==> design.v <==
	module clk_1M(clk0, rst_n, clk_1M, tick);
	input clk0, rst_n;
	output clk_1M;
	output tick;	 
	reg [7:0] cnt;
	reg clk_1M;
	assign tick = (cnt == 8'd19) && !clk_1M;
	always@(posedge clk0 or negedge rst_n)
	begin
		if(!rst_n)	
		begin
			cnt <= 0;
			clk_1M <= 0;
		end
		else
		begin
			if(cnt == 8'd19) 
			begin
				cnt <= 0;
				clk_1M <= ~clk_1M;
			end
			else	cnt <= cnt + 8'h1;
		end
	end
	endmodule
module Encoder(clk, en, clk_rd, chA, chB, rst_n, data);
  input       clk;
  input       en;
  input       rst_n;
  input       chA, chB;
  input       clk_rd;
  output[15:0] data;
  reg[15:0]    data;                                     
  reg[15:0]    databuf;
  reg[1:0]     state;                                     
  reg[1:0]	   state_r1, state_r2;
  wire         outputflag;                                
  reg          clk_rd_r1;
  reg		   	clk_rd_r0;
  wire [1:0]	state_pre, state_last;
  assign outputflag = (clk_rd_r0 & (~clk_rd_r1));
  assign state_pre = state & state_r1;
  assign state_last = state_r1 & state_r2;
  always@(posedge clk or negedge rst_n)
  begin
    if(!rst_n)
    begin
      state <= 0;
      databuf <= 0;
      data <= 0;
      clk_rd_r0 <= 0;
      clk_rd_r1 <= 0;
      state_r1 <= 0;
      state_r2 <= 0;
    end
    else if(en)
      begin
        state[0] <= chA;
        state[1] <= chB;
        clk_rd_r0 <= clk_rd;
        clk_rd_r1 <= clk_rd_r0;
        state_r1 <= state;
        state_r2 <= state_r1;
        if(outputflag)  
        begin
          data <= databuf;
          databuf <= 0;
        end
        else
        begin
			case({state_last, state_pre})
			4'b0010:  databuf <= databuf - 16'd1;
			4'b1011:  databuf <= databuf - 16'd1;
			4'b1101:  databuf <= databuf - 16'd1;
			4'b0100:  databuf <= databuf - 16'd1;
			4'b0001:  databuf <= databuf + 16'd1;
			4'b0111:  databuf <= databuf + 16'd1;
			4'b1110:  databuf <= databuf + 16'd1;
			4'b1000:  databuf <= databuf + 16'd1;
			default:  databuf <= databuf;
			endcase
		end
      end
  end
  endmodule
module IncEncoderGroup(clk_encoder, en, rst_n, RD, chA, chB,
								data_out0, data_out1, data_out2, data_out3, data_out4, data_out5, data_out6);
input clk_encoder, en, rst_n;
input RD;
input [6:0]chA;
input [6:0]chB;
output [15:0]data_out0;
output [15:0]data_out1;
output [15:0]data_out2;
output [15:0]data_out3;
output [15:0]data_out4;
output [15:0]data_out5;
output [15:0]data_out6;
	Encoder	encoder_0(
					.clk(clk_encoder), 
					.en(en), 
					.clk_rd(~RD), 
					.chA(chA[0]), 
					.chB(chB[0]), 
					.rst_n(rst_n), 
					.data(data_out0)
					);
	Encoder	encoder_1(
					.clk(clk_encoder), 
					.en(en), 
					.clk_rd(~RD), 
					.chA(chA[1]), 
					.chB(chB[1]), 
					.rst_n(rst_n), 
					.data(data_out1)
					);
	Encoder	encoder_2(
					.clk(clk_encoder), 
					.en(en), 
					.clk_rd(~RD), 
					.chA(chA[2]), 
					.chB(chB[2]), 
					.rst_n(rst_n), 
					.data(data_out2)
					);
	Encoder	encoder_3(
					.clk(clk_encoder), 
					.en(en), 
					.clk_rd(~RD), 
					.chA(chA[3]), 
					.chB(chB[3]), 
					.rst_n(rst_n), 
					.data(data_out3)
					);
	Encoder	encoder_4(
					.clk(clk_encoder), 
					.en(en), 
					.clk_rd(~RD), 
					.chA(chA[4]), 
					.chB(chB[4]), 
					.rst_n(rst_n), 
					.data(data_out4)
					);
	Encoder	encoder_5(
					.clk(clk_encoder), 
					.en(en), 
					.clk_rd(~RD), 
					.chA(chA[5]), 
					.chB(chB[5]), 
					.rst_n(rst_n), 
					.data(data_out5)
					);
	Encoder	encoder_6(
					.clk(clk_encoder), 
					.en(en), 
					.clk_rd(~RD), 
					.chA(chA[6]), 
					.chB(chB[6]), 
					.rst_n(rst_n), 
					.data(data_out6)
					);
	endmodule
module AbsEncoder(clk, 
						clk_rd, 
						rst_n, data_in, cs0_n, cs1_n, busy0, convst, enc_rst, 
						data_out0, data_out1, data_out2, data_out3, data_out4, data_out5, data_out6, data_out7, 
						data_out8, data_out9, data_outA, data_outB, data_outC, data_outD, data_outE, data_outF 
						);
	input clk, rst_n, busy0;
	input clk_rd;
	input[15:0] 	data_in;
	output 			convst, enc_rst, cs0_n, cs1_n;
	output[15:0]	data_out0;
	output[15:0]	data_out1;
	output[15:0]	data_out2;
	output[15:0]	data_out3;
	output[15:0]	data_out4;
	output[15:0]	data_out5;
	output[15:0]	data_out6;
	output[15:0]	data_out7;
	output[15:0]	data_out8;
	output[15:0]	data_out9;
	output[15:0]	data_outA;
	output[15:0]	data_outB;
	output[15:0]	data_outC;
	output[15:0]	data_outD;
	output[15:0]	data_outE;
	output[15:0]	data_outF;
	reg[15:0]		data_out0;	
	reg[15:0]		data_out1;
	reg[15:0]		data_out2;
	reg[15:0]		data_out3;
	reg[15:0]		data_out4;
	reg[15:0]		data_out5;
	reg[15:0]		data_out6;
	reg[15:0]		data_out7;
	reg[15:0]		data_out8;
	reg[15:0]		data_out9;
	reg[15:0]		data_outA;
	reg[15:0]		data_outB;
	reg[15:0]		data_outC;
	reg[15:0]		data_outD;
	reg[15:0]		data_outE;
	reg[15:0]		data_outF;
	reg				convst, enc_rst, cs0_n, cs1_n;
	reg[2:0]		enc_rst_cnt;
	reg[7:0]		data_cnt;
	reg[3:0]		convst_cnt;
	wire        outputflag;                                
	reg         clk_rd_r1;
	reg		   clk_rd_r0;
	assign outputflag = (clk_rd_r0 & (~clk_rd_r1));
	always@ (posedge clk or negedge rst_n)
	begin
		if(!rst_n)
		begin
			enc_rst <= 1'b1;
			enc_rst_cnt <= 0;
		end
		else
		begin
			if(enc_rst_cnt == 3'b111)
				enc_rst <= 0;
			else
				enc_rst_cnt <= enc_rst_cnt + 3'b001;
		end
	end
	reg busy0_r;
	reg rd_start;
	wire busy0_neg;
	assign busy0_neg = (busy0_r & (~busy0));	 
	always@ (posedge clk or negedge rst_n)
	begin
		if(!rst_n)
		begin
			busy0_r <= 1'b0;
			clk_rd_r0 <= 1'b0;
			clk_rd_r1 <= 1'b0;
		end
		else
		begin
			busy0_r <= busy0;
         clk_rd_r0 <= clk_rd;
         clk_rd_r1 <= clk_rd_r0;
		end
	end
	always@ (posedge clk or negedge rst_n)
	begin
		if(!rst_n)
		begin
			data_cnt <= 0;
		end
		else
		begin
			if(rd_start)
				data_cnt <= data_cnt + 8'h1;
			else
				data_cnt <= 8'd0;
		end
	end
	always@ (posedge clk or negedge rst_n)
	begin
		if(!rst_n)
		begin
			convst_cnt <= 0;
		end
		else
		begin
			if(!convst)
				convst_cnt <= convst_cnt + 4'h1;
			else
				convst_cnt <= 4'd0;
		end
	end	
	always@ (posedge clk or negedge rst_n)
	begin
		if(!rst_n)
		begin
			data_out0 <= 0;
			data_out1 <= 0;
			data_out2 <= 0;
			data_out3 <= 0;
			data_out4 <= 0;
			data_out5 <= 0;
			data_out6 <= 0;
			data_out7 <= 0;
			data_out8 <= 0;
			data_out9 <= 0;
			data_outA <= 0;
			data_outB <= 0;
			data_outC <= 0;
			data_outD <= 0;
			data_outE <= 0;
			data_outF <= 0;
			convst <= 1'b1;			
			cs0_n <= 1'b1;
			cs1_n <= 1'b1;
			rd_start <= 1'b0;
		end
		else
		begin
			if(outputflag && (!enc_rst))
			begin
				convst <= 1'b0;		 
			end
			if(convst_cnt == 4'd4)
				convst <= 1'b1;		 
			if(busy0_neg)				 
			begin
				rd_start <= 1'b1;
			end
			if(rd_start)
			begin
				case(data_cnt)
					8'd0:	
					begin
						cs0_n <= 0;
						cs1_n <= 1;
					end
					8'd1:
					begin
						cs0_n <= 1;
						cs1_n <= 1;
						data_out0 <= data_in;
					end
					8'd2:	
					begin
						cs0_n <= 0;
						cs1_n <= 1;
					end
					8'd3:
					begin
						cs0_n <= 1;
						cs1_n <= 1;
						data_out1 <= data_in;
					end
					8'd4:	
					begin
						cs0_n <= 0;
						cs1_n <= 1;
					end
					8'd5:
					begin
						cs0_n <= 1;
						cs1_n <= 1;
						data_out2 <= data_in;
					end
					8'd6:	
					begin
						cs0_n <= 0;
						cs1_n <= 1;
					end
					8'd7:
					begin
						cs0_n <= 1;
						cs1_n <= 1;
						data_out3 <= data_in;
					end
					8'd8:	
					begin
						cs0_n <= 0;
						cs1_n <= 1;
					end
					8'd9:
					begin
						cs0_n <= 1;
						cs1_n <= 1;
						data_out4 <= data_in;
					end
					8'd10:	
					begin
						cs0_n <= 0;
						cs1_n <= 1;
					end
					8'd11:
					begin
						cs0_n <= 1;
						cs1_n <= 1;
						data_out5 <= data_in;
					end
					8'd12:
					begin
						cs0_n <= 0;
						cs1_n <= 1;
					end
					8'd13:
					begin
						cs0_n <= 1;
						cs1_n <= 1;
						data_out6 <= data_in;
					end
					8'd14:	
					begin
						cs0_n <= 0;
						cs1_n <= 1;
					end
					8'd15:
					begin
						cs0_n <= 1;
						cs1_n <= 1;
						data_out7 <= data_in;
					end
					8'd16:
					begin
						cs0_n <= 1;
						cs1_n <= 0;				
					end
					8'd17:
					begin
						cs0_n <= 1;
						cs1_n <= 1;
						data_out8 <= data_in;
					end
					8'd18:
					begin
						cs0_n <= 1;
						cs1_n <= 0;
					end
					8'd19:
					begin
						cs0_n <= 1;
						cs1_n <= 1;
						data_out9 <= data_in;
					end
					8'd20:	
					begin
						cs0_n <= 1;
						cs1_n <= 0;
					end
					8'd21:
					begin
						cs0_n <= 1;
						cs1_n <= 1;
						data_outA <= data_in;
					end
					8'd22:
					begin
						cs0_n <= 1;
						cs1_n <= 0;
					end
					8'd23:
					begin
						cs0_n <= 1;
						cs1_n <= 1;
						data_outB <= data_in;
					end
					8'd24:
					begin
						cs0_n <= 1;
						cs1_n <= 0;
					end
					8'd25:
					begin
						cs0_n <= 1;
						cs1_n <= 1;
						data_outC <= data_in;
					end
					8'd26:
					begin
						cs0_n <= 1;
						cs1_n <= 0;					
					end
					8'd27:
					begin
						cs0_n <= 1;
						cs1_n <= 1;
						data_outD <= data_in;
					end
					8'd28:
					begin
						cs0_n <= 1;
						cs1_n <= 0;	
					end
					8'd29:
					begin
						cs0_n <= 1;
						cs1_n <= 1;	
						data_outE <= data_in;
					end
					8'd30:
					begin
						cs0_n <= 1;
						cs1_n <= 0;
					end
					8'd31:
					begin
						cs0_n <= 1;
						cs1_n <= 1;	
						data_outF <= data_in;
						rd_start <= 0;
					end
					default:
					begin
						cs0_n <= 1;
						cs1_n <= 1;
					end
				endcase
			end
		end
	end
endmodule
module ParaBus(clk, rst_n, DSP_Add, DSP_Data_in, DSP_Data_out, DSP_Data_oe, WR, RD, CS0, LED,
					IncEncoder1, IncEncoder2, IncEncoder3, IncEncoder4,
					IncEncoder5, IncEncoder6, IncEncoder7, IncEncoderRd,
					AbsEncoder0, AbsEncoder1, AbsEncoder2, AbsEncoder3,
					AbsEncoder4, AbsEncoder5, AbsEncoder6, AbsEncoder7,
					AbsEncoder8, AbsEncoder9, AbsEncoderA, AbsEncoderB,
					AbsEncoderC, AbsEncoderD, AbsEncoderE, AbsEncoderF); 
input clk, rst_n;
input [7:0] DSP_Add;			 
input WR,RD,CS0;				 
input [15:0] IncEncoder1;
input [15:0] IncEncoder2;
input [15:0] IncEncoder3;
input [15:0] IncEncoder4;
input [15:0] IncEncoder5;
input [15:0] IncEncoder6;
input [15:0] IncEncoder7;
input [15:0] AbsEncoder0;
input [15:0] AbsEncoder1;
input [15:0] AbsEncoder2;
input [15:0] AbsEncoder3;
input [15:0] AbsEncoder4;
input [15:0] AbsEncoder5;
input [15:0] AbsEncoder6;
input [15:0] AbsEncoder7;
input [15:0] AbsEncoder8;
input [15:0] AbsEncoder9;
input [15:0] AbsEncoderA;
input [15:0] AbsEncoderB;
input [15:0] AbsEncoderC;
input [15:0] AbsEncoderD;
input [15:0] AbsEncoderE;
input [15:0] AbsEncoderF;
output [3:0] LED;				 
output IncEncoderRd;
input [15:0] DSP_Data_in;
output [15:0] DSP_Data_out;
output DSP_Data_oe;		 
reg [15:0] DSP_Data_reg;
reg [15:0] Control_reg;
reg [3:0] LED_reg; 
reg WR_r, RD_r, oe_reg;
wire wr_rise = WR & ~WR_r;
wire rd_fall = ~RD & RD_r;
always @ (posedge clk or negedge rst_n) 
begin 
	if(!rst_n)
	begin
		Control_reg <= 16'h0000;
		LED_reg <= 4'h0;
	end
	else if(wr_rise && CS0==1'b0)	 
	begin 
		case(DSP_Add)
			6'h00:	
			begin
				Control_reg <= DSP_Data_in;
			end
			6'h01: 		 
			begin 
				LED_reg <= DSP_Data_in[3:0]; 
			end
		endcase 
	end 
end 
always @ (posedge clk or negedge rst_n)
begin 
if(!rst_n)
    DSP_Data_reg <= 16'h0000;
else if(rd_fall && CS0 == 1'b0)	 
    begin
		case(DSP_Add)
			6'h00:
			begin
				DSP_Data_reg <= Control_reg;
			end
        	6'h10:	
			begin 
				DSP_Data_reg <= IncEncoder1;	
			end
        	6'h11:	
			begin 
				DSP_Data_reg <= IncEncoder2;	
			end
        	6'h12:	
			begin 
				DSP_Data_reg <= IncEncoder3;	
			end
        	6'h13:	
			begin 
				DSP_Data_reg <= IncEncoder4;	
			end
        	6'h14:	
			begin 
				DSP_Data_reg <= IncEncoder5;	
			end
        	6'h15:	
			begin 
				DSP_Data_reg <= IncEncoder6;	
			end
        	6'h16:	
			begin 
				DSP_Data_reg <= IncEncoder7;	
			end
        	6'h20:	
			begin 
				DSP_Data_reg <= AbsEncoder0;	
			end
        	6'h21:	
			begin 
				DSP_Data_reg <= AbsEncoder1;	
			end
        	6'h22:	
			begin 
				DSP_Data_reg <= AbsEncoder2;	
			end
        	6'h23:	
			begin 
				DSP_Data_reg <= AbsEncoder3;	
			end
        	6'h24:	
			begin 
				DSP_Data_reg <= AbsEncoder4;	
			end
        	6'h25:	
			begin 
				DSP_Data_reg <= AbsEncoder5;	
			end
        	6'h26:	
			begin 
				DSP_Data_reg <= AbsEncoder6;	
			end			
       	6'h27:	
			begin 
				DSP_Data_reg <= AbsEncoder7;	
			end
        	6'h28:	
			begin 
				DSP_Data_reg <= AbsEncoder8;	
			end
        	6'h29:	
			begin 
				DSP_Data_reg <= AbsEncoder9;	
			end
        	6'h2A:	
			begin 
				DSP_Data_reg <= AbsEncoderA;	
			end
        	6'h2B:	
			begin 
				DSP_Data_reg <= AbsEncoderB;	
			end
        	6'h2C:	
			begin 
				DSP_Data_reg <= AbsEncoderC;	
			end
        	6'h2D:	
			begin 
				DSP_Data_reg <= AbsEncoderD;	
			end
        	6'h2E:	
			begin 
				DSP_Data_reg <= AbsEncoderE;	
			end			
       	6'h2F:	
			begin 
				DSP_Data_reg <= AbsEncoderF;	
			end	
			endcase 
	end 
end
assign IncEncoderRd = Control_reg[0];
assign LED = LED_reg;
always @ (posedge clk or negedge rst_n)
begin
	if(!rst_n)
	begin
		WR_r <= 1'b1;
		RD_r <= 1'b1;
		oe_reg <= 1'b0;
	end
	else
	begin
		WR_r <= WR;
		RD_r <= RD;
		oe_reg <= (CS0 == 1'b0 && RD == 1'b0);
	end
end
assign DSP_Data_out = DSP_Data_reg;
assign DSP_Data_oe = oe_reg;
endmodule 
module sample_dsp(
	input         clk_20M,
	input         rst_n,
	input         WR,
	input         RD,
	input         CS0,
	input  [7:0]  DSP_Add,
	input  [15:0] DSP_Data_in,
	output [15:0] DSP_Data_out,
	output        DSP_Data_oe,
	input  [6:0]  chAn,
	input  [6:0]  chBn,
	input  [15:0] data_in,
	input         busy0,
	output [3:0]  LED,
	output        cs0_n,
	output        cs1_n,
	output        convst,
	output        enc_rst
);
	wire        clk_1M, tick_1M;
	wire        IncEncoderRd;
	wire [15:0] inc0, inc1, inc2, inc3, inc4, inc5, inc6;
	wire [15:0] abs0, abs1, abs2, abs3, abs4, abs5, abs6, abs7;
	wire [15:0] abs8, abs9, absA, absB, absC, absD, absE, absF;
	clk_1M inst45(.clk0(clk_20M), .rst_n(rst_n), .clk_1M(clk_1M), .tick(tick_1M));
	IncEncoderGroup inst(
		.clk_encoder(clk_20M), .en(tick_1M), .rst_n(rst_n), .RD(IncEncoderRd),
		.chA(~chAn), .chB(~chBn),
		.data_out0(inc0), .data_out1(inc1), .data_out2(inc2), .data_out3(inc3),
		.data_out4(inc4), .data_out5(inc5), .data_out6(inc6));
	AbsEncoder inst1(
		.clk(clk_20M), .clk_rd(IncEncoderRd), .rst_n(rst_n),
		.data_in(data_in), .cs0_n(cs0_n), .cs1_n(cs1_n), .busy0(busy0),
		.convst(convst), .enc_rst(enc_rst),
		.data_out0(abs0), .data_out1(abs1), .data_out2(abs2), .data_out3(abs3),
		.data_out4(abs4), .data_out5(abs5), .data_out6(abs6), .data_out7(abs7),
		.data_out8(abs8), .data_out9(abs9), .data_outA(absA), .data_outB(absB),
		.data_outC(absC), .data_outD(absD), .data_outE(absE), .data_outF(absF));
	ParaBus ParaBusInst(
		.clk(clk_20M), .rst_n(rst_n),
		.DSP_Add(DSP_Add), .DSP_Data_in(DSP_Data_in), .DSP_Data_out(DSP_Data_out),
		.DSP_Data_oe(DSP_Data_oe), .WR(WR), .RD(RD), .CS0(CS0), .LED(LED),
		.IncEncoder1(inc0), .IncEncoder2(inc1), .IncEncoder3(inc2), .IncEncoder4(inc3),
		.IncEncoder5(inc4), .IncEncoder6(inc5), .IncEncoder7(inc6), .IncEncoderRd(IncEncoderRd),
		.AbsEncoder0(abs0), .AbsEncoder1(abs1), .AbsEncoder2(abs2), .AbsEncoder3(abs3),
		.AbsEncoder4(abs4), .AbsEncoder5(abs5), .AbsEncoder6(abs6), .AbsEncoder7(abs7),
		.AbsEncoder8(abs8), .AbsEncoder9(abs9), .AbsEncoderA(absA), .AbsEncoderB(absB),
		.AbsEncoderC(absC), .AbsEncoderD(absD), .AbsEncoderE(absE), .AbsEncoderF(absF));
endmodule
==> run.sh <==
#!/bin/bash
# the make line also repeats each setting of config.mk as NAME=value (left out here)
make -C /OpenROAD-flow-scripts/flow DESIGN_CONFIG=/design/flow/config.mk WORK_HOME=/design/flow/orfs CLKGATE_MAP_FILE= finish
==> config.mk <==
export PLATFORM = sky130hd
export DESIGN_NAME = sample_dsp
export DESIGN_NICKNAME = sample_dsp
export VERILOG_FILES = /design/flow/design.v
export SDC_FILE = /design/flow/constraint.sdc
export NUM_CORES = 4
export LEC_CHECK = 0
export CAP_MARGIN = 20
export CELL_PAD_IN_SITES_GLOBAL_PLACEMENT = 1
export CORE_MARGIN = 2
export CORE_UTILIZATION = 60
export GPL_ROUTABILITY_DRIVEN = 0
export GPL_TIMING_DRIVEN = 1
export PLACE_DENSITY_LB_ADDON = 0.11
export SETUP_SLACK_MARGIN = 0.86
export SLEW_MARGIN = 20
export TNS_END_PERCENT = 70
==> constraint.sdc <==
create_clock -name core_clock -period 4.48 [get_ports {clk_20M}]
set_input_delay 0.8960 -clock core_clock [delete_from_list [all_inputs] [get_ports {clk_20M}]]
set_output_delay 0.8960 -clock core_clock [all_outputs]
set_load 0.01 [all_outputs]
==> results of run 1 <==
==> stage by stage <==
| step | std cells | hold WS, ns | area, um2 | total power [mW] | util (%) |
|---|---|---|---|---|---|
| after floorplan | 2726 | 0.354 | 30500 | 9.18 | - |
| after global placement | 3389 | 0.411 | 32100 | 9.87 | 63.9 |
| after detailed placement | 3389 | 0.404 | 32100 | 10.1 | 63.9 |
| after CTS | 3514 | 0.289 | 34500 | 15.7 | 68.7 |
| after global routing | 3550 | 0.326 | 35200 | 16.4 | 70.2 |
| final | 3550 | 0.285 | 35200 | 15.7 | 70.2 |
==> cell type report <==
class	count	area [um2]
Multi-Input combinational cell	1926	15200
Inverter	48	196
Timing Repair Buffer	197	1850
Tap cell	672	841
Clock inverter	29	448
Clock buffer	83	1780
Fill cell	3668	15000
Sequential cell	595	14900
==> per-layer routing <==
metal / vias to the layer above / wire length (um)
met5: - / 0
met4: 0 / 3340
met3: 198 / 5820
met2: 778 / 37800
met1: 11417 / 35800
li1: 10218 / -
==> timing repair <==
action | 4_1_cts | 5_1_grt
gates cloned | 1 | 0
setup buffers | 12 | 35
pin swaps | 6 | 52
resized | 33 | 103
setup endpoints to repair | 33 | 31
==> metrics.cfg, run 1 <==
[clock_network]
cts.root.buffer_cell = sky130_fd_sc_hd__clkbuf_16
cts_num_sinks = 595
number_of_hold_buffers_added_after_cts = 0
cts-htree-levels = 2
cts_max_path_buffers = 3
cts_buffer_count = 61
cts_tree = yes
clkLatencyLatePin_ns = 0.63
clk_pin_slew_ns = 0.06

[grt]
grt_pass1_vias = 22152
gr-usage-met2_pct = 49.0
grt_usage_pct = 31.6
grt_max_degree = 112
grt_use_met1_pct = 45.0
antenna_found_initial = 0
overflow = 0
grt_pass1_wl_um = 129000
gr-usage-met3_pct = 5.09
busiest_layer = met2

[worst_setup_path]
worstPathBufferInverterCount = 2
critPathMaxFanout = 8
timing.reg2reg.worst_path_depth = 17
worst-r2r-setup-slack_ns = 0.87
crit_path_end_kind = register
critPathSlowestCell = sky130_fd_sc_hd__dfrtp_2
crit_type = register to register
cp_cell_sequence = o21a_1, o22ai_1, nand2_1, o21ai_1, a22o_2, clkinvlp_4, buf_6, ha_4, nor2b_4, o21a_1, o21a_1, o41a_1, a221o_1, a21o_1, a21oi_2, xnor2_1, a22o_1
worstSetupStartpoint = inst.encoder_0.state[1]
rr_startpoint = inst.encoder_0.state[1]
critical_path_cell_count = 17
r2r_end = inst.encoder_0.databuf[14]
worst_endpoint_data_arrival_time_ns = 4.12
timing.critical_path.from_type = register
worst_path_most_repeated_cell = sky130_fd_sc_hd__o21a_1
worstPathRequired_ns = 4.99
crit_path_max_incr_delay_ns = 0.45
cpLargestDelayFamily = AND-OR/OR-AND gates
crit_end = inst.encoder_0.databuf[14]

[timing]
fmax_mhz = 277
tightestPinTransition_ns = 1.22
setup_viol = 0
timing.final.max_slew_violations = 0
skew_ns = 0.0164
hold_viol_final = 0
fin_crit_ns = 3.61
relSlewSlack_pct = 18.5
minimum_setup_slack_in_the_final_design_ns = 0.869
finalSetupTns_ns = 0
rsz0062_at_grt = true
finalCritPeriodShare_pct = 80.6

[logic_synthesis]
ys_sh_simple_pct = 9.31
synth_top_area_share_pct = 48.4
chip_area_yosys_um2 = 30500
ys_types = 76
ys_seq_share_pct = 48.9
logic_family = multiplexers
synth_top_cell_by_area = sky130_fd_sc_hd__dfrtp_1
ys_dominant_reg_cell = sky130_fd_sc_hd__dfrtp_1
yosys_cells = 2726
ys_sh_mux_pct = 16.6
async_reset_ff_share_pct = 100
top_cells_by_area = sky130_fd_sc_hd__dfrtp_1, sky130_fd_sc_hd__mux2_2, sky130_fd_sc_hd__ha_1, sky130_fd_sc_hd__nand2_1, sky130_fd_sc_hd__o21ai_0
enable_flop_cells = 0
synth.most_common_cell = sky130_fd_sc_hd__dfrtp_1
synthCells = 2726
netlist_area_um2 = 30500
synth.cells.most_frequent = sky130_fd_sc_hd__dfrtp_1, sky130_fd_sc_hd__mux2_2, sky130_fd_sc_hd__nand2_1
floorplan.nets = 2900
yosys_warnings = 4
synth-xor-area-share_pct = 3.22
synthAoiAreaFrac_pct = 14.2
synth_flop_count = 595
ys_sh_adder_pct = 4.86
synthesis.area_per_instance_um2 = 11.2

[power]
p_per_area_nw_per_um2 = 447
maxPowerGroup = sequential cells
share_clk_of_total_power_pct = 35.8
comb-power_mw = 2.77
clock_power_mw = 5.63
power.internal_mw = 11.6
switchingPower_mw = 4.14
power.sequential.fraction_pct = 46.6
seq-power_mw = 7.33
cellLeakagePower_nw = 15.8
netSwitchingFraction_pct = 26.3
power.share.combinational_pct = 17.6
peakVddDrop_mv = 0.325

[min_path]
holdCritPathClass = input port to async pin

[floorplanning]
core-area_um2 = 50200
floorplan.rows = 82
die_area_um2 = 52600
io_pins = 85
die-height_um = 229
fp_util_pct = 60.7
dieWidth_um = 229

[detailed_routing]
drt-total-wl_um = 82800
detail_route.antenna_diodes = 0
detailedRoute.firstPassIterationCount = 7
vias = 22611
post_drt_antenna_nets = 0
detail_route.wl_per_cell_um = 23.3
initialDrtViolationCount = 2034
route.detailed.vias_per_inst = 6.37
drc = 0

[final_layout]
layout_nets = 3003
layout-area-overhead-vs-synth_pct = 15.6

[place]
portBuffers = 84
dp.final_hpwl_um = 55700
dpl_worst_slack_ns = 0.294

[job]
maxCapViolCount = 0
tool_warnings = 35

[status]
status = timing/DRC/antenna clean

==> inputs of run 2 (changes only) <==
CELL_PAD_IN_SITES_DETAIL_PLACEMENT = 1   (was default)
CELL_PAD_IN_SITES_GLOBAL_PLACEMENT = 3   (was 1)
CORE_UTILIZATION = 50   (was 60)
CTS_CLUSTER_SIZE = 54   (was default)
GPL_ROUTABILITY_DRIVEN = 1   (was 0)
GPL_TIMING_DRIVEN = 0   (was 1)
HOLD_SLACK_MARGIN = 0.26   (was default)
SETUP_SLACK_MARGIN = -0.39   (was 0.86)
clock period = 7.88 ns   (was 4.48 ns; I/O delays follow)
==> metrics.cfg, run 2 <==
[detailed_routing]
post_drt_antenna_nets = 0  ; unchanged
detail_route.wl_per_cell_um = 28.1  ; +20%
drc = 0  ; unchanged
initialDrtViolationCount = 1940  ; -4.6%
route.detailed.vias_per_inst = 6.35  ; -0.25%
vias = 23653  ; +4.6%
drt-total-wl_um = 104000  ; +26%
detailedRoute.firstPassIterationCount = 6  ; -1

[place]
dpl_worst_slack_ns = 2.25  ; +1.96 ns
portBuffers = 82  ; -2.4%
gp_routability_congestion = 0.925
dp.final_hpwl_um = 74800  ; +34%
placed_cells_incl_taps = 3598  ; +6.2%

[worst_setup_path]
worstPathBufferInverterCount = 2  ; unchanged
crit_type = input port to register
critical_path_cell_count = 10  ; -7
timing.critical_path.from_type = input port
cp_cell_sequence = clkdlybuf4s50_1, nand2b_1, clkbuf_1, nor2_1, a221oi_1, o21ai_0, a21oi_1, o21ai_0, a211oi_1, o21ai_1
worst_path_most_repeated_cell = sky130_fd_sc_hd__o21ai_0
critPathSlowestCell = sky130_fd_sc_hd__a221oi_1
crit_path_end_kind = register
crit_end = ParaBusInst.DSP_Data_reg[10]
r2r_end = inst.encoder_4.databuf[15]
worstPathRequired_ns = 8.36  ; +3.37 ns
critPathMaxFanout = 10  ; +2
timing.reg2reg.worst_path_depth = 17  ; unchanged
cpLargestDelayFamily = AND-OR/OR-AND gates
crit_path_max_incr_delay_ns = 0.95  ; +0.50 ns
worst_endpoint_data_arrival_time_ns = 5.78  ; +1.66 ns
rr_startpoint = inst.encoder_4.state[1]
worst-r2r-setup-slack_ns = 2.94  ; +2.07 ns
worstSetupStartpoint = DSP_Add[3]

[logic_synthesis]
synth_top_cell_by_area = sky130_fd_sc_hd__dfrtp_1
ys_types = 76  ; unchanged
synth_flop_count = 595  ; unchanged
synthesis.area_per_instance_um2 = 11.2  ; unchanged
synthCells = 2726  ; unchanged
ys_dominant_reg_cell = sky130_fd_sc_hd__dfrtp_1
enable_flop_cells = 0  ; unchanged
floorplan.nets = 2900  ; unchanged
ys_seq_share_pct = 48.9  ; unchanged
synth-xor-area-share_pct = 3.22  ; unchanged
synthAoiAreaFrac_pct = 14.2  ; unchanged
yosys_cells = 2726  ; unchanged
ys_sh_adder_pct = 4.86  ; unchanged
synth_top_area_share_pct = 48.4  ; unchanged
yosys_warnings = 4  ; unchanged
ys_sh_simple_pct = 9.31  ; unchanged
async_reset_ff_share_pct = 100  ; unchanged
synth.most_common_cell = sky130_fd_sc_hd__dfrtp_1
logic_family = multiplexers
chip_area_yosys_um2 = 30500  ; unchanged
netlist_area_um2 = 30500  ; unchanged
top_cells_by_area = sky130_fd_sc_hd__dfrtp_1, sky130_fd_sc_hd__mux2_2, sky130_fd_sc_hd__ha_1, sky130_fd_sc_hd__nand2_1, sky130_fd_sc_hd__o21ai_0
synth.cells.most_frequent = sky130_fd_sc_hd__dfrtp_1, sky130_fd_sc_hd__mux2_2, sky130_fd_sc_hd__nand2_1
ys_sh_mux_pct = 16.6  ; unchanged

[clock_network]
ctsResizeCount = 0  ; -100%
cts_setup_buffers = 0  ; -12
cts_tree = yes
clk_pin_slew_ns = 0.06  ; about the same
cts_buffer_count = 68  ; +11%
cts_num_sinks = 595  ; unchanged
cts-htree-levels = 3  ; +1
cts.root.buffer_cell = sky130_fd_sc_hd__clkbuf_16
number_of_hold_buffers_added_after_cts = 0  ; unchanged
cts_max_path_buffers = 3  ; unchanged
clkLatencyLatePin_ns = 0.63  ; about the same

[floorplanning]
dieWidth_um = 251  ; +9.4%
core-area_um2 = 60200  ; +20%
die_area_um2 = 62900  ; +20%
fp_util_pct = 50.5  ; -10 points
io_pins = 85  ; unchanged
floorplan.rows = 90  ; +9.8%
die-height_um = 251  ; +9.4%

[timing]
fin_crit_ns = 5.30
skew_ns = 0.0246  ; +0.00818 ns
relSlewSlack_pct = 20.5  ; +2.0 points
rsz0062_at_grt = false
fmax_mhz = 189
minimum_setup_slack_in_the_final_design_ns = 2.58  ; +1.72 ns
hold_viol_final = 0  ; unchanged
finalSetupTns_ns = 0  ; unchanged
tightestPinTransition_ns = 1.19  ; -0.0312 ns
finalCritPeriodShare_pct = 67.2  ; -13 points
setup_viol = 0  ; unchanged
timing.final.max_slew_violations = 0  ; unchanged

[grt]
grt_usage_pct = 33.5  ; +1.9 points
overflow = 0  ; unchanged
grt_pass1_vias = 25225  ; +14%
grt_pass1_wl_um = 159000  ; +23%
grt_max_degree = 102  ; -8.9%
antenna_found_initial = 5  ; +5

[power]
comb-power_mw = 1.65  ; -40%
cellLeakagePower_nw = 15.6  ; -1.3%
switchingPower_mw = 2.55  ; -38%
seq-power_mw = 4.19  ; -43%
clock_power_mw = 3.25  ; -42%
power.sequential.fraction_pct = 46.1  ; -0.5 points
power.share.combinational_pct = 18.1  ; +0.5 points
netSwitchingFraction_pct = 28.1  ; +1.8 points
power.internal_mw = 6.53  ; -44%
maxPowerGroup = sequential cells
p_per_area_nw_per_um2 = 261  ; -41%
finalPower_mw = 9.08  ; -42%
peakVddDrop_mv = 0.150  ; -54%
share_clk_of_total_power_pct = 35.7  ; about the same

[status]
status = timing/DRC/antenna clean

[min_path]
worstHoldPathCells = 0
worstHoldStart = inst1.clk_rd_r0
holdCritPathClass = register to register
hold-path-endpoint = inst1.clk_rd_r1

[final_layout]
fin_cells = 3723  ; +4.9%
layout_nets = 3061  ; +1.9%
post-route-util_pct = 57.7  ; -13 points
layout-area-overhead-vs-synth_pct = 14.1

[job]
maxCapViolCount = 0  ; unchanged
tool_warnings = 33  ; -5.7%

-- run 2: final cells by class --
class | instances | area (um2)
Sequential cell | 595 | 14900
Timing Repair Buffer | 91 | 1020
Inverter | 48 | 180
Multi-Input combinational cell | 1925 | 14700
Buffer | 158 | 707
Fill cell | 6314 | 25500
Clock inverter | 23 | 229
Tap cell | 782 | 978
Antenna cell | 1 | 2.50
Clock buffer | 100 | 2030
-- run 2: metal layers --
layer	part of all wire, %	track usage (%)	vias to the layer above
li1	-	-	10305
met1	42	43.4	12314
met2	47	54.8	744
met3	6.2	6.68	286
met4	4.9	14.9	4
met5	0.021	0	-
-- run 2: stage by stage --
stage,hold slack (ns),area [um2]
after global placement,0.365,32300
final,0.382,34700
after CTS,0.378,34700
after floorplan,0.354,30500
after detailed placement,0.364,32500
after global routing,0.387,34700
==> inputs of run 3 (changes only) <==
ABC_AREA = 1   (was default)
CELL_PAD_IN_SITES_DETAIL_PLACEMENT = default   (was 1)
CELL_PAD_IN_SITES_GLOBAL_PLACEMENT = default   (was 3)
CORE_UTILIZATION = 72   (was 50)
CTS_CLUSTER_DIAMETER = 347   (was default)
CTS_CLUSTER_SIZE = 15   (was 54)
GPL_ROUTABILITY_DRIVEN = default   (was 1)
GPL_TIMING_DRIVEN = default   (was 0)
HOLD_SLACK_MARGIN = default   (was 0.26)
PLACE_DENSITY_LB_ADDON = 0.07   (was 0.11)
SETUP_SLACK_MARGIN = 0.73   (was -0.39)
TNS_END_PERCENT = default   (was 70)
clock period = 2.58 ns   (was 7.88 ns; I/O delays follow)
==> metrics.cfg, run 3 <==
[clock_network]
cts.root.buffer_cell = sky130_fd_sc_hd__clkbuf_16
cts_buffer_count = 45  ; -34%
cts_max_path_buffers = 3  ; unchanged
cts_num_sinks = 595  ; unchanged
cts-htree-levels = 2  ; -1

[logic_synthesis]
ys_sh_simple_pct = 27.7  ; +18 points
ys_types = 41  ; -46%
chip_area_yosys_um2 = 31200  ; +2.5%
async_reset_ff_share_pct = 100  ; unchanged
synthesis.area_per_instance_um2 = 7.79  ; -30%
netlist_area_um2 = 31200  ; +2.5%
synth_top_cell_by_area = sky130_fd_sc_hd__dfrtp_1
yosys_warnings = 4  ; unchanged
logic_family = simple AND/OR/NAND/NOR gates
yosys_cells = 4006  ; +47%
floorplan.nets = 4180  ; +44%
enable_flop_cells = 0  ; unchanged
ys_sh_mux_pct = 0.0722  ; -17 points
ys_seq_share_pct = 47.7  ; -1.2 points
synth.cells.most_frequent = sky130_fd_sc_hd__nand2_1, sky130_fd_sc_hd__dfrtp_1, sky130_fd_sc_hd__nand3_1
synthAoiAreaFrac_pct = 11.5  ; -2.7 points
synth_top_area_share_pct = 47.2  ; -1.2 points
synth.most_common_cell = sky130_fd_sc_hd__nand2_1
synthCells = 4006  ; +47%
ys_sh_adder_pct = 4.74  ; -0.12 points
synth-xor-area-share_pct = 2.13  ; -1.1 points
top_cells_by_area = sky130_fd_sc_hd__dfrtp_1, sky130_fd_sc_hd__nand2_1, sky130_fd_sc_hd__nand3_1, sky130_fd_sc_hd__o21ai_0, sky130_fd_sc_hd__ha_1
ys_dominant_reg_cell = sky130_fd_sc_hd__dfrtp_1
synth_flop_count = 595  ; unchanged

[floorplanning]
die_area_um2 = 45000  ; -28%
die-height_um = 212  ; -15%
dieWidth_um = 212  ; -15%
io_pins = 85  ; unchanged
floorplan.rows = 76  ; -16%
fp_util_pct = 72.8  ; +22 points
core-area_um2 = 42900  ; -29%

[grt]
grt_usage_pct = 79.4
overflow = 134

[place]
portBuffers = 84  ; +2.4%
dp.final_hpwl_um = 66000  ; -12%
gp_routability_congestion = 1.06  ; +15%
dpl_worst_slack_ns = -0.369  ; -2.62 ns

[status]
first-error = [ERROR GRT-0116] Global routing finished with congestion. Check the congestion regions in the DRC Viewer.
flow.stopped_at = global routing (5_1_grt)
status = aborted with a tool error

-- run 3: stage by stage --
step                      cell area [um2]  cells
after CTS                           41100   4899
after detailed placement            34100   4613
after global placement              34100   4613
after floorplan                     32300   4006
-- run 3: metal layers --
| metal | GRT usage (%) | overflow |
|---|---|---|
| met1 | 81.3 | 1 |
| met4 | 82.0 | 65 |
| met2 | 95.0 | 66 |
| met5 | 20.6 | 0 |
| met3 | 62.4 | 2 |
-- run 3: timing repair --
| item | in CTS |
|---|---|
| endpoints found under the hold margin | 38 |
| pin swaps | 190 |
| gates resized | 861 |
| hold buffers | 1 |
| buffers inserted | 163 |
| setup endpoints to repair | 472 |
| gates cloned | 53 |
==> inputs of run 4 (changes only) <==
ABC_AREA = default   (was 1)
CELL_PAD_IN_SITES_GLOBAL_PLACEMENT = 0   (was default)
CORE_UTILIZATION = 66   (was 72)
CTS_CLUSTER_DIAMETER = default   (was 347)
CTS_CLUSTER_SIZE = default   (was 15)
GPL_ROUTABILITY_DRIVEN = 0   (was default)
GPL_TIMING_DRIVEN = 1   (was default)
PLACE_DENSITY_LB_ADDON = 0.11   (was 0.07)
SETUP_SLACK_MARGIN = 0.49   (was 0.73)
TNS_END_PERCENT = 70   (was default)
clock period = 2.91 ns   (was 2.58 ns; I/O delays follow)
==> metrics.cfg, run 4 <==
[logic_synthesis]
ys_dominant_reg_cell = sky130_fd_sc_hd__dfrtp_1
async_reset_ff_share_pct = 100  ; unchanged
ys_sh_simple_pct = 9.31  ; -18 points
synth-xor-area-share_pct = 3.22  ; +1.1 points
ys_sh_adder_pct = 4.86  ; +0.12 points
ys_types = 76  ; +85%
synth_top_cell_by_area = sky130_fd_sc_hd__dfrtp_1
yosys_cells = 2726  ; -32%
netlist_area_um2 = 30500  ; -2.4%
synth_flop_count = 595  ; unchanged
synth_top_area_share_pct = 48.4  ; +1.2 points
enable_flop_cells = 0  ; unchanged
synthAoiAreaFrac_pct = 14.2  ; +2.7 points
logic_family = multiplexers
chip_area_yosys_um2 = 30500  ; -2.4%
synth.most_common_cell = sky130_fd_sc_hd__dfrtp_1
top_cells_by_area = sky130_fd_sc_hd__dfrtp_1, sky130_fd_sc_hd__mux2_2, sky130_fd_sc_hd__ha_1, sky130_fd_sc_hd__nand2_1, sky130_fd_sc_hd__o21ai_0
ys_seq_share_pct = 48.9  ; +1.2 points
yosys_warnings = 4  ; unchanged
synthCells = 2726  ; -32%
synthesis.area_per_instance_um2 = 11.2  ; +43%
floorplan.nets = 2900  ; -31%
ys_sh_mux_pct = 16.6  ; +17 points
synth.cells.most_frequent = sky130_fd_sc_hd__dfrtp_1, sky130_fd_sc_hd__mux2_2, sky130_fd_sc_hd__nand2_1

[clock_network]
cts.root.buffer_cell = sky130_fd_sc_hd__clkbuf_16
cts_tree = yes
cts-htree-levels = 2  ; unchanged
cts_max_path_buffers = 3  ; unchanged
clk_pin_slew_ns = 0.06
cts_buffer_count = 59  ; +31%
clkLatencyLatePin_ns = 0.66
cts_num_sinks = 595  ; unchanged

[min_path]
worstHoldStart = inst1.clk_rd_r0
worstHoldPathCells = 0
holdCritPathClass = register to register
hold-path-endpoint = inst1.clk_rd_r1

[job]
maxCapViolCount = 0
tool_warnings = 36

[detailed_routing]
detailedRoute.firstPassIterationCount = 9
drc = 0
drt-total-wl_um = 103000
initialDrtViolationCount = 3303
post_drt_antenna_nets = 0
vias = 26527
route.detailed.vias_per_inst = 6.88
detail_route.wl_per_cell_um = 26.8

[final_layout]
layout-area-overhead-vs-synth_pct = 29.5
final.fill_count = 2065
sequential_cell_area_um2 = 14900
layout_nets = 3383
mi_logic_area_um2 = 16500

[power]
peakVddDrop_mv = 0.629
maxPowerGroup = sequential cells
p_per_area_nw_per_um2 = 613
power.internal_mw = 17.5
clock_power_mw = 8.06
cellLeakagePower_nw = 18.1
netSwitchingFraction_pct = 27.6
comb-power_mw = 4.73
power.sequential.fraction_pct = 47.1
share_clk_of_total_power_pct = 33.4
seq-power_mw = 11.4
power.share.combinational_pct = 19.6
switchingPower_mw = 6.67

[timing]
skew_ns = 0.0279
fmax_mhz = 284
hold_viol_final = 0
minimum_setup_slack_in_the_final_design_ns = -0.617
fin_crit_ns = 3.53
setup_viol = 49
tightestPinTransition_ns = 1.00
finalCritPeriodShare_pct = 121
rsz0062_at_grt = true
relSlewSlack_pct = 32.8
finalSetupTns_ns = -13.25
timing.final.max_slew_violations = 0

[worst_setup_path]
worst_endpoint_data_arrival_time_ns = 4.03
worstSetupStartpoint = inst.encoder_3.state[1]
critPathSlowestCell = sky130_fd_sc_hd__dfrtp_1
timing.reg2reg.worst_path_depth = 17
crit_path_end_kind = register
critPathMaxFanout = 6
worstPathBufferInverterCount = 3
crit_path_max_incr_delay_ns = 0.43
crit_end = inst.encoder_3.databuf[15]
cpLargestDelayFamily = AND-OR/OR-AND gates
critical_path_cell_count = 17
timing.critical_path.from_type = register
cp_cell_sequence = buf_6, nand4_1, nor2_2, a21oi_2, o21ai_4, inv_4, ha_4, a211oi_4, o21ai_2, a31oi_4, o2111ai_4, a311oi_2, xor2_1, buf_4, a21oi_1, o21ai_1, o31ai_1
worst-r2r-setup-slack_ns = -0.62
rr_startpoint = inst.encoder_3.state[1]
r2r_end = inst.encoder_3.databuf[15]
crit_type = register to register
worstPathRequired_ns = 3.41

[floorplanning]
die-height_um = 219  ; +3.1%
core-area_um2 = 45500  ; +6.0%
dieWidth_um = 219  ; +3.1%
io_pins = 85  ; unchanged
floorplan.rows = 78  ; +2.6%
fp_util_pct = 67.0  ; -5.8 points
die_area_um2 = 47900  ; +6.3%

[grt]
gr-usage-met3_pct = 9.52
antenna_found_initial = 5
grt_max_degree = 102
gr-usage-met2_pct = 63.5
grt_usage_pct = 40.1
grt_pass1_vias = 26148
busiest_layer = met2
grt_pass1_wl_um = 148000
grt_use_met1_pct = 52.7
overflow = 0

[place]
dpl_worst_slack_ns = -0.702  ; -0.333 ns
dp.final_hpwl_um = 62400  ; -5.4%
portBuffers = 84  ; unchanged

[status]
status = finished with violations
so_faults = negative setup slack

==> run 4: stage by stage <==
stage,hold WS [ns],util [%],std cells,total power [mW],cell area [um2]
final,0.375,86.7,3858,24.2,39400
after global routing,0.387,86.7,3857,25.0,39400
after CTS,0.369,84.7,3821,23.8,38500
after detailed placement,0.362,77.5,3653,15.8,35300
after global placement,0.361,77.5,3653,15.4,35300
after floorplan,0.286,-,2726,14.2,31200
==> run 4: layout make-up <==
type                            count  share of cell area [%]
Antenna cell                        2                  0.0127
Clock buffer                       84                    4.21
Clock inverter                     24                   0.863
Inverter                           48                   0.514
Multi-Input combinational cell   1925                    41.8
Sequential cell                   595                    37.8
Tap cell                          600                    1.90
Timing Repair Buffer              579                    12.9
Timing Repair inverter              1                  0.0190
==> run 4: per-layer routing <==
metal	vias up	routed length, um
met4	2	6260
li1	10963	-
met3	517	10600
met2	1846	48500
met1	13199	38000
met5	-	17
==> run 4: repair_timing <==
action / CTS / global route
setup endpoints to repair: 137 / 343
buffers inserted: 58 / 33
gates cloned: 1 / 2
pin swaps: 134 / 75
endpoints found under the hold margin: 22 / 0
resized: 200 / 116
hold buffers: 1 / 0
==> inputs of run 5 (changes only) <==
ABC_AREA = 1   (was default)
CELL_PAD_IN_SITES_GLOBAL_PLACEMENT = default   (was 0)
CORE_ASPECT_RATIO = 0.5   (was default)
CORE_UTILIZATION = 72   (was 66)
CTS_CLUSTER_DIAMETER = 399   (was default)
CTS_CLUSTER_SIZE = 100   (was default)
GPL_ROUTABILITY_DRIVEN = default   (was 0)
GPL_TIMING_DRIVEN = default   (was 1)
HOLD_SLACK_MARGIN = 0.28   (was default)
PLACE_DENSITY = 0.39   (was default)
PLACE_DENSITY_LB_ADDON = default   (was 0.11)
SETUP_SLACK_MARGIN = 0.67   (was 0.49)
TNS_END_PERCENT = default   (was 70)
clock period = 2.26 ns   (was 2.91 ns; I/O delays follow)
==> metrics.cfg, run 5 <==
[logic_synthesis]
ys_types = 41  ; -46%
logic_family = simple AND/OR/NAND/NOR gates
async_reset_ff_share_pct = 100  ; unchanged
synth_flop_count = 595  ; unchanged
enable_flop_cells = 0  ; unchanged
ys_sh_simple_pct = 27.7  ; +18 points
floorplan.nets = 4180  ; +44%
ys_seq_share_pct = 47.7  ; -1.2 points
synth.cells.most_frequent = sky130_fd_sc_hd__nand2_1, sky130_fd_sc_hd__dfrtp_1, sky130_fd_sc_hd__nand3_1
synthCells = 4006  ; +47%
synth_top_area_share_pct = 47.2  ; -1.2 points
synthAoiAreaFrac_pct = 11.5  ; -2.7 points
synth_top_cell_by_area = sky130_fd_sc_hd__dfrtp_1
yosys_cells = 4006  ; +47%
synth.most_common_cell = sky130_fd_sc_hd__nand2_1
ys_sh_mux_pct = 0.0722  ; -17 points
ys_dominant_reg_cell = sky130_fd_sc_hd__dfrtp_1
top_cells_by_area = sky130_fd_sc_hd__dfrtp_1, sky130_fd_sc_hd__nand2_1, sky130_fd_sc_hd__nand3_1, sky130_fd_sc_hd__o21ai_0, sky130_fd_sc_hd__ha_1
yosys_warnings = 4  ; unchanged
chip_area_yosys_um2 = 31200  ; +2.5%
synthesis.area_per_instance_um2 = 7.79  ; -30%
netlist_area_um2 = 31200  ; +2.5%
synth-xor-area-share_pct = 2.13  ; -1.1 points
ys_sh_adder_pct = 4.74  ; -0.12 points

[clock_network]
cts_max_path_buffers = 3  ; unchanged
cts_buffer_count = 9  ; -85%
cts-htree-levels = 1  ; -1
cts.root.buffer_cell = sky130_fd_sc_hd__clkbuf_16
cts_num_sinks = 595  ; unchanged

[place]
portBuffers = 84  ; unchanged
dp.final_hpwl_um = 67100  ; +7.5%
gp_routability_congestion = 0.989
dpl_cell_area_um2 = 35200  ; -0.19%
dpl_worst_slack_ns = -0.479  ; +0.224 ns

[floorplanning]
die-height_um = 151  ; -31%
core-area_um2 = 42400  ; -6.8%
die_area_um2 = 45100  ; -5.8%
fp_util_pct = 73.6  ; +6.7 points
dieWidth_um = 298  ; +36%
floorplan.rows = 53  ; -32%
io_pins = 85  ; unchanged

[status]
status = aborted with a tool error
flow.stopped_at = global routing (5_1_grt)
first-error = [ERROR GRT-0232] Routing congestion too high. Check the congestion heatmap in the GUI.

[grt]
overflow = 291
grt_usage_pct = 84.4

[run 5: through the flow]
step | std cells | utilization [%]
after CTS | 4849 | 89.6
after detailed placement | 4717 | 83.1
after global placement | 4717 | 83.1
after floorplan | 4006 | -
[run 5: timing repair]
| item | CTS |
|---|---|
| setup buffers | 101 |
| endpoints found under the setup margin | 571 |
| hold buffers | 4 |
| endpoints found under the hold margin | 433 |
| gates cloned | 16 |
| pin swaps | 155 |
| resized | 395 |
[run 5: layer usage]
layer / overflow / global-route usage, %
met1: 24 / 83.2
met3: 37 / 75.5
met5: 2 / 53.7
met2: 110 / 97.0
met4: 118 / 82.9
==> inputs of run 6 (changes only) <==
CAP_MARGIN = 5   (was 20)
CORE_ASPECT_RATIO = 0.93   (was 0.5)
CTS_CLUSTER_DIAMETER = 211   (was 399)
CTS_CLUSTER_SIZE = 15   (was 100)
HOLD_SLACK_MARGIN = default   (was 0.28)
PLACE_DENSITY = default   (was 0.39)
PLACE_DENSITY_LB_ADDON = 0.29   (was default)
SETUP_SLACK_MARGIN = 0.26   (was 0.67)
clock period = 2.46 ns   (was 2.26 ns; I/O delays follow)
==> metrics.cfg, run 6 <==
[status]
status = aborted with a tool error
flow.stopped_at = global routing (5_1_grt)
first-error = [ERROR GRT-0232] Routing congestion too high. Check the congestion heatmap in the GUI.

[floorplanning]
floorplan.rows = 73  ; +38%
die_area_um2 = 45000  ; -0.22%
core-area_um2 = 42700  ; +0.88%
dieWidth_um = 220  ; -26%
fp_util_pct = 73.0  ; -0.64 points
io_pins = 85  ; unchanged
die-height_um = 205  ; +35%

[place]
dpl_worst_slack_ns = -0.267  ; +0.212 ns
dp.final_hpwl_um = 64800  ; -3.3%
portBuffers = 84  ; unchanged
dpl_cell_area_um2 = 33400  ; -5.0%
gp_routability_congestion = 1.06  ; +7.0%

[clock_network]
cts_max_path_buffers = 3  ; unchanged
cts_buffer_count = 45  ; +36
cts-htree-levels = 2  ; +1
cts_num_sinks = 595  ; unchanged
cts.root.buffer_cell = sky130_fd_sc_hd__clkbuf_16

[logic_synthesis]
floorplan.nets = 4180  ; unchanged
netlist_area_um2 = 31200  ; unchanged
ys_dominant_reg_cell = sky130_fd_sc_hd__dfrtp_1
logic_family = simple AND/OR/NAND/NOR gates
synth_flop_count = 595  ; unchanged
ys_sh_simple_pct = 27.7  ; unchanged
top_cells_by_area = sky130_fd_sc_hd__dfrtp_1, sky130_fd_sc_hd__nand2_1, sky130_fd_sc_hd__nand3_1, sky130_fd_sc_hd__o21ai_0, sky130_fd_sc_hd__ha_1
ys_seq_share_pct = 47.7  ; unchanged
synthCells = 4006  ; unchanged
ys_sh_adder_pct = 4.74  ; unchanged
synth.most_common_cell = sky130_fd_sc_hd__nand2_1
enable_flop_cells = 0  ; unchanged
ys_types = 41  ; unchanged
yosys_warnings = 4  ; unchanged
async_reset_ff_share_pct = 100  ; unchanged
ys_sh_mux_pct = 0.0722  ; unchanged
synth_top_cell_by_area = sky130_fd_sc_hd__dfrtp_1
synthAoiAreaFrac_pct = 11.5  ; unchanged
yosys_cells = 4006  ; unchanged
synth_top_area_share_pct = 47.2  ; unchanged
synth-xor-area-share_pct = 2.13  ; unchanged
chip_area_yosys_um2 = 31200  ; unchanged
synth.cells.most_frequent = sky130_fd_sc_hd__nand2_1, sky130_fd_sc_hd__dfrtp_1, sky130_fd_sc_hd__nand3_1
synthesis.area_per_instance_um2 = 7.79  ; unchanged

[grt]
overflow = 41
grt_usage_pct = 77.8

[run 6: stage by stage]
stage,cells,TNS (ns),utilization (%)
4_1_cts,4772,0,86.9
3_5_place_dp,4624,-3.27,78.2
3_3_place_gp,4624,-2.13,78.2
2_1_floorplan,4006,0,-
[run 6: layer usage]
metal,global-route usage (%),overflow
met4,78.5,25
met3,63.8,1
met1,78.2,0
met5,30.7,0
met2,92.4,15
[run 6: what timing repair did]
| action | 4_1_cts |
|---|---|
| resized | 331 |
| gates cloned | 6 |
| setup buffers | 75 |
| hold buffers | 1 |
| pin swaps | 100 |
| endpoints found under the hold margin | 25 |
| endpoints found under the setup margin | 118 |
==> inputs of run 7 (changes only) <==
ABC_AREA = default   (was 1)
CAP_MARGIN = 20   (was 5)
CORE_ASPECT_RATIO = 0.7   (was 0.93)
CORE_MARGIN = 6   (was 2)
CORE_UTILIZATION = 58   (was 72)
CTS_CLUSTER_DIAMETER = default   (was 211)
CTS_CLUSTER_SIZE = default   (was 15)
MAX_ROUTING_LAYER = met5   (was default)
PLACE_DENSITY = 0.95   (was default)
PLACE_DENSITY_LB_ADDON = default   (was 0.29)
SETUP_SLACK_MARGIN = default   (was 0.26)
clock period = 7.79 ns   (was 2.46 ns; I/O delays follow)
==> metrics.cfg, run 7 <==
[worst_setup_path]
r2r_end = inst.encoder_3.databuf[15]
worstPathBufferInverterCount = 1
cpLargestDelayFamily = AND-OR/OR-AND gates
worst-r2r-setup-slack_ns = 2.92
cp_cell_sequence = nand3_1, o21a_1, o22ai_1, a21oi_1, o21ai_0, inv_1, ha_1, a211oi_1, o21ai_0, a31oi_1, o2111ai_1, a311oi_1, xor2_1, a21oi_1, o21ai_0, o31ai_1
worst_path_most_repeated_cell = sky130_fd_sc_hd__o21ai_0
worstPathRequired_ns = 8.28
worst_endpoint_data_arrival_time_ns = 5.36
critical_path_cell_count = 16
crit_path_max_incr_delay_ns = 0.62
crit_path_end_kind = register
worstSetupStartpoint = inst.encoder_3.state[1]
crit_type = register to register
timing.reg2reg.worst_path_depth = 16
rr_startpoint = inst.encoder_3.state[1]
timing.critical_path.from_type = register
critPathMaxFanout = 14
crit_end = inst.encoder_3.databuf[15]
critPathSlowestCell = sky130_fd_sc_hd__o21ai_0

[power]
cellLeakagePower_nw = 15.2
power.sequential.fraction_pct = 48.9
p_per_area_nw_per_um2 = 260
share_clk_of_total_power_pct = 32.6
power.share.combinational_pct = 18.5
maxPowerGroup = sequential cells
netSwitchingFraction_pct = 28.0
seq-power_mw = 4.27
power.internal_mw = 6.28
peakVddDrop_mv = 0.195
comb-power_mw = 1.62
clock_power_mw = 2.84
switchingPower_mw = 2.45

[clock_network]
cts-htree-levels = 2  ; unchanged
cts_setup_buffers = 0  ; -100%
cts_buffer_count = 55  ; +22%
number_of_hold_buffers_added_after_cts = 0  ; -1
clkLatencyLatePin_ns = 0.65
cts_tree = yes
ctsResizeCount = 0  ; -100%
clk_pin_slew_ns = 0.07
cts_max_path_buffers = 3  ; unchanged
cts_num_sinks = 595  ; unchanged
cts.root.buffer_cell = sky130_fd_sc_hd__clkbuf_16

[logic_synthesis]
synthCells = 2726  ; -32%
synth-xor-area-share_pct = 3.22  ; +1.1 points
logic_family = multiplexers
synthesis.area_per_instance_um2 = 11.2  ; +43%
yosys_cells = 2726  ; -32%
synthAoiAreaFrac_pct = 14.2  ; +2.7 points
synth_flop_count = 595  ; unchanged
async_reset_ff_share_pct = 100  ; unchanged
yosys_warnings = 4  ; unchanged
floorplan.nets = 2900  ; -31%
synth_top_cell_by_area = sky130_fd_sc_hd__dfrtp_1
synth_top_area_share_pct = 48.4  ; +1.2 points
synth.cells.most_frequent = sky130_fd_sc_hd__dfrtp_1, sky130_fd_sc_hd__mux2_2, sky130_fd_sc_hd__nand2_1
netlist_area_um2 = 30500  ; -2.4%
chip_area_yosys_um2 = 30500  ; -2.4%
ys_dominant_reg_cell = sky130_fd_sc_hd__dfrtp_1
ys_sh_mux_pct = 16.6  ; +17 points
synth.most_common_cell = sky130_fd_sc_hd__dfrtp_1
ys_sh_adder_pct = 4.86  ; +0.12 points
enable_flop_cells = 0  ; unchanged
top_cells_by_area = sky130_fd_sc_hd__dfrtp_1, sky130_fd_sc_hd__mux2_2, sky130_fd_sc_hd__ha_1, sky130_fd_sc_hd__nand2_1, sky130_fd_sc_hd__o21ai_0
ys_seq_share_pct = 48.9  ; +1.2 points
ys_sh_simple_pct = 9.31  ; -18 points
ys_types = 76  ; +85%

[timing]
finalSetupTns_ns = 0
fin_crit_ns = 4.87
rsz0062_at_grt = false
fin_worst_hold_slack_ns = 0.418
skew_ns = 0.0313
finalCritPeriodShare_pct = 62.5
tightestPinTransition_ns = 1.28
hold_viol_final = 0
minimum_setup_slack_in_the_final_design_ns = 2.92
relSlewSlack_pct = 13.9
fmax_mhz = 205
setup_viol = 0
timing.final.max_slew_violations = 0

[detailed_routing]
post_drt_antenna_nets = 0
detailedRoute.firstPassIterationCount = 12
detail_route.wl_per_cell_um = 25.6
drc = 0
vias = 23623
route.detailed.vias_per_inst = 6.83
initialDrtViolationCount = 3086
drt-total-wl_um = 88700

[place]
portBuffers = 84  ; unchanged
dp.final_hpwl_um = 60000  ; -7.5%
dpl_worst_slack_ns = 2.92  ; +3.18 ns
gp_routability_congestion = 1.02  ; -4.1%
placed_cells_incl_taps = 3359  ; -27%

[floorplanning]
floorplan.rows = 69  ; -5.5%
die_area_um2 = 58200  ; +29%
die-height_um = 204  ; -0.51%
fp_util_pct = 59.4  ; -14 points
io_pins = 85  ; unchanged
dieWidth_um = 286  ; +30%
core-area_um2 = 51300  ; +20%

[grt]
grt_pass1_vias = 24263
grt_max_degree = 186
overflow = 0
grt_pass1_wl_um = 139000
antenna_found_initial = 4
grt_usage_pct = 29.9

[final_layout]
fin_cells = 3461
layout_nets = 2917
final.fill_count = 3492
layout-area-overhead-vs-synth_pct = 10.4

[status]
status = timing/DRC/antenna clean

[min_path]
worstHoldPathCells = 0
hold-path-endpoint = inst1.clk_rd_r1
worstHoldStart = inst1.clk_rd_r0
holdCritPathClass = register to register

[job]
maxCapViolCount = 0
tool_warnings = 36

## run 7: cell type report
class / count / area, um2 / share of cell area [%]
Inverter: 48 / 180 / 0.536
Tap cell: 674 / 843 / 2.51
Clock inverter: 22 / 285 / 0.848
Antenna cell: 1 / 2.50 / 0.00744
Multi-Input combinational cell: 1925 / 14700 / 43.8
Timing Repair Buffer: 118 / 1130 / 3.35
Clock buffer: 78 / 1570 / 4.68
Sequential cell: 595 / 14900 / 44.3
## run 7: stage by stage
stage                     instance area (um2)  utilization, %  total power [mW]
after floorplan                         30500               -              5.28
after global placement                  31700            61.8              5.67
after detailed placement                31700            61.9              5.85
after CTS                               33600            65.5              8.70
after global routing                    33600            65.6              9.04
final                                   33600            65.6              8.73
## run 7: metal layers
layer / global-route usage [%] / wire (um) / up-vias
li1: - / - / 10008
met1: 39.0 / 34100 / 11806
met2: 45.7 / 38800 / 1466
met3: 11.1 / 11700 / 339
met4: 12.3 / 4170 / 4
met5: 0 / 21 / -
==> inputs of run 8 (changes only) <==
CORE_ASPECT_RATIO = default   (was 0.7)
CORE_MARGIN = 2   (was 6)
CORE_UTILIZATION = 69   (was 58)
CTS_CLUSTER_DIAMETER = 211   (was default)
CTS_CLUSTER_SIZE = 15   (was default)
MAX_ROUTING_LAYER = default   (was met5)
PLACE_DENSITY = default   (was 0.95)
clock period = 3.74 ns   (was 7.79 ns; I/O delays follow)
==> metrics.cfg, run 8 <==
[timing]
finalCritPeriodShare_pct = 95.2  ; +33 points
fmax_mhz = 281  ; +37%
relSlewSlack_pct = 22.9  ; +9.1 points
fin_crit_ns = 3.56  ; -1.31 ns
hold_viol_final = 0  ; unchanged
finalSetupTns_ns = 0  ; unchanged
tightestPinTransition_ns = 1.15  ; -0.127 ns
setup_viol = 0  ; unchanged
timing.final.max_slew_violations = 0  ; unchanged
fin_worst_hold_slack_ns = 0.174  ; -0.244 ns
skew_ns = 0.0276  ; -0.00368 ns
minimum_setup_slack_in_the_final_design_ns = 0.178  ; -2.74 ns

[power]
seq-power_mw = 8.79  ; +110%
power.sequential.fraction_pct = 52.9  ; +4.0 points
share_clk_of_total_power_pct = 27.0  ; -5.6 points
maxPowerGroup = sequential cells
cellLeakagePower_nw = 15.3  ; +0.88%
power.share.combinational_pct = 20.0  ; +1.5 points
p_per_area_nw_per_um2 = 492  ; +89%
power.internal_mw = 12.0  ; +91%
switchingPower_mw = 4.61  ; +88%
netSwitchingFraction_pct = 27.8  ; -0.25 points
peakVddDrop_mv = 0.340  ; +75%
comb-power_mw = 3.32  ; +100%
clock_power_mw = 4.49  ; +58%
finalPower_mw = 16.6  ; +90%

[clock_network]
cts_tree = yes
cts_max_path_buffers = 3  ; unchanged
number_of_hold_buffers_added_after_cts = 0  ; unchanged
clkLatencyLatePin_ns = 0.61  ; -0.04 ns
cts_num_sinks = 595  ; unchanged
cts_buffer_count = 45  ; -18%
cts-htree-levels = 2  ; unchanged
cts.root.buffer_cell = sky130_fd_sc_hd__clkbuf_16
clk_pin_slew_ns = 0.07  ; about the same

[job]
maxCapViolCount = 0  ; unchanged
tool_warnings = 32  ; -11%

[place]
dp.final_hpwl_um = 56800  ; -5.3%
dpl_worst_slack_ns = -0.0559  ; -2.97 ns
gp_routability_congestion = 0.976  ; -3.9%
portBuffers = 84  ; unchanged

[logic_synthesis]
yosys_warnings = 4  ; unchanged
ys_types = 76  ; unchanged
ys_sh_adder_pct = 4.86  ; unchanged
synthesis.area_per_instance_um2 = 11.2  ; unchanged
async_reset_ff_share_pct = 100  ; unchanged
synth.cells.most_frequent = sky130_fd_sc_hd__dfrtp_1, sky130_fd_sc_hd__mux2_2, sky130_fd_sc_hd__nand2_1
yosys_cells = 2726  ; unchanged
synth_top_cell_by_area = sky130_fd_sc_hd__dfrtp_1
synth_flop_count = 595  ; unchanged
synth_top_area_share_pct = 48.4  ; unchanged
floorplan.nets = 2900  ; unchanged
ys_dominant_reg_cell = sky130_fd_sc_hd__dfrtp_1
synthCells = 2726  ; unchanged
top_cells_by_area = sky130_fd_sc_hd__dfrtp_1, sky130_fd_sc_hd__mux2_2, sky130_fd_sc_hd__ha_1, sky130_fd_sc_hd__nand2_1, sky130_fd_sc_hd__o21ai_0
ys_seq_share_pct = 48.9  ; unchanged
synth-xor-area-share_pct = 3.22  ; unchanged
synth.most_common_cell = sky130_fd_sc_hd__dfrtp_1
chip_area_yosys_um2 = 30500  ; unchanged
enable_flop_cells = 0  ; unchanged
synthAoiAreaFrac_pct = 14.2  ; unchanged
netlist_area_um2 = 30500  ; unchanged
ys_sh_simple_pct = 9.31  ; unchanged
logic_family = multiplexers
ys_sh_mux_pct = 16.6  ; unchanged

[detailed_routing]
detail_route.wl_per_cell_um = 23.9  ; -6.7%
route.detailed.vias_per_inst = 6.64  ; -2.8%
detailedRoute.firstPassIterationCount = 7  ; -5
vias = 22701  ; -3.9%
initialDrtViolationCount = 2571  ; -17%
drc = 0  ; unchanged
post_drt_antenna_nets = 0  ; unchanged
drt-total-wl_um = 81800  ; -7.8%

[worst_setup_path]
worst-r2r-setup-slack_ns = 0.18  ; -2.74 ns
worstPathRequired_ns = 4.21  ; -4.07 ns
timing.reg2reg.worst_path_depth = 15  ; -1
rr_startpoint = inst.encoder_2.state[1]
worstPathBufferInverterCount = 1  ; unchanged
crit_path_end_kind = register
critPathMaxFanout = 8  ; -6
crit_end = inst.encoder_2.databuf[15]
worst_endpoint_data_arrival_time_ns = 4.03  ; -1.33 ns
cpLargestDelayFamily = AND-OR/OR-AND gates
worst_path_most_repeated_cell = sky130_fd_sc_hd__a21oi_1
crit_type = register to register
cp_cell_sequence = o21a_1, o22ai_1, a21oi_1, o21ai_2, inv_2, ha_1, and3_1, a2111oi_4, o41ai_4, a21oi_1, o21ai_0, xnor2_1, a21oi_1, o21ai_0, o31ai_1
critPathSlowestCell = sky130_fd_sc_hd__dfrtp_2
worstSetupStartpoint = inst.encoder_2.state[1]
critical_path_cell_count = 15  ; -1
r2r_end = inst.encoder_2.databuf[15]
timing.critical_path.from_type = register
crit_path_max_incr_delay_ns = 0.46  ; -0.16 ns

[floorplanning]
die_area_um2 = 45800  ; -21%
die-height_um = 214  ; +5.1%
core-area_um2 = 43400  ; -15%
fp_util_pct = 70.2  ; +11 points
dieWidth_um = 214  ; -25%
floorplan.rows = 76  ; +10%
io_pins = 85  ; unchanged

[final_layout]
layout-area-overhead-vs-synth_pct = 10.9
layout_nets = 2990  ; +2.5%

[min_path]
holdCritPathClass = input port to async pin

[grt]
antenna_found_initial = 3  ; -1
grt_usage_pct = 35.8  ; +5.8 points
grt_pass1_wl_um = 129000  ; -7.3%
overflow = 0  ; unchanged
grt_pass1_vias = 22764  ; -6.2%
grt_max_degree = 96  ; -48%

[status]
status = timing/DRC/antenna clean

## run 8: metal layers
metal  track usage [%]  share of wire (%)
met1              50.6                 43
met2              56.2                 46
met3              6.11                7.1
met4              13.4                3.9
met5                 0                  0
## run 8: final cells by class
type | count | area [um2]
repair buffers | 201 | 1880
inverters | 48 | 180
well taps | 585 | 732
flip-flops and latches | 595 | 14900
clock inverters | 3 | 25.0
fillers | 2858 | 9600
diodes | 2 | 5.00
multi-input cells | 1925 | 14800
clock buffers | 62 | 1190
## run 8: metrics by stage
step / instance area (um2) / std cells / util (%)
after global placement: 32400 / 3350 / 74.6
after CTS: 33600 / 3415 / 77.5
after floorplan: 30500 / 2726 / -
final: 33800 / 3421 / 77.9
after detailed placement: 32400 / 3350 / 74.6
after global routing: 33800 / 3419 / 77.8
## run 8: timing repair
item                                    CTS  global route
pin swaps                                 0             7
gates resized                             5            46
endpoints found under the setup margin    4            24
buffers inserted                          0             4
Power is estimated from default activity; no workload was simulated.
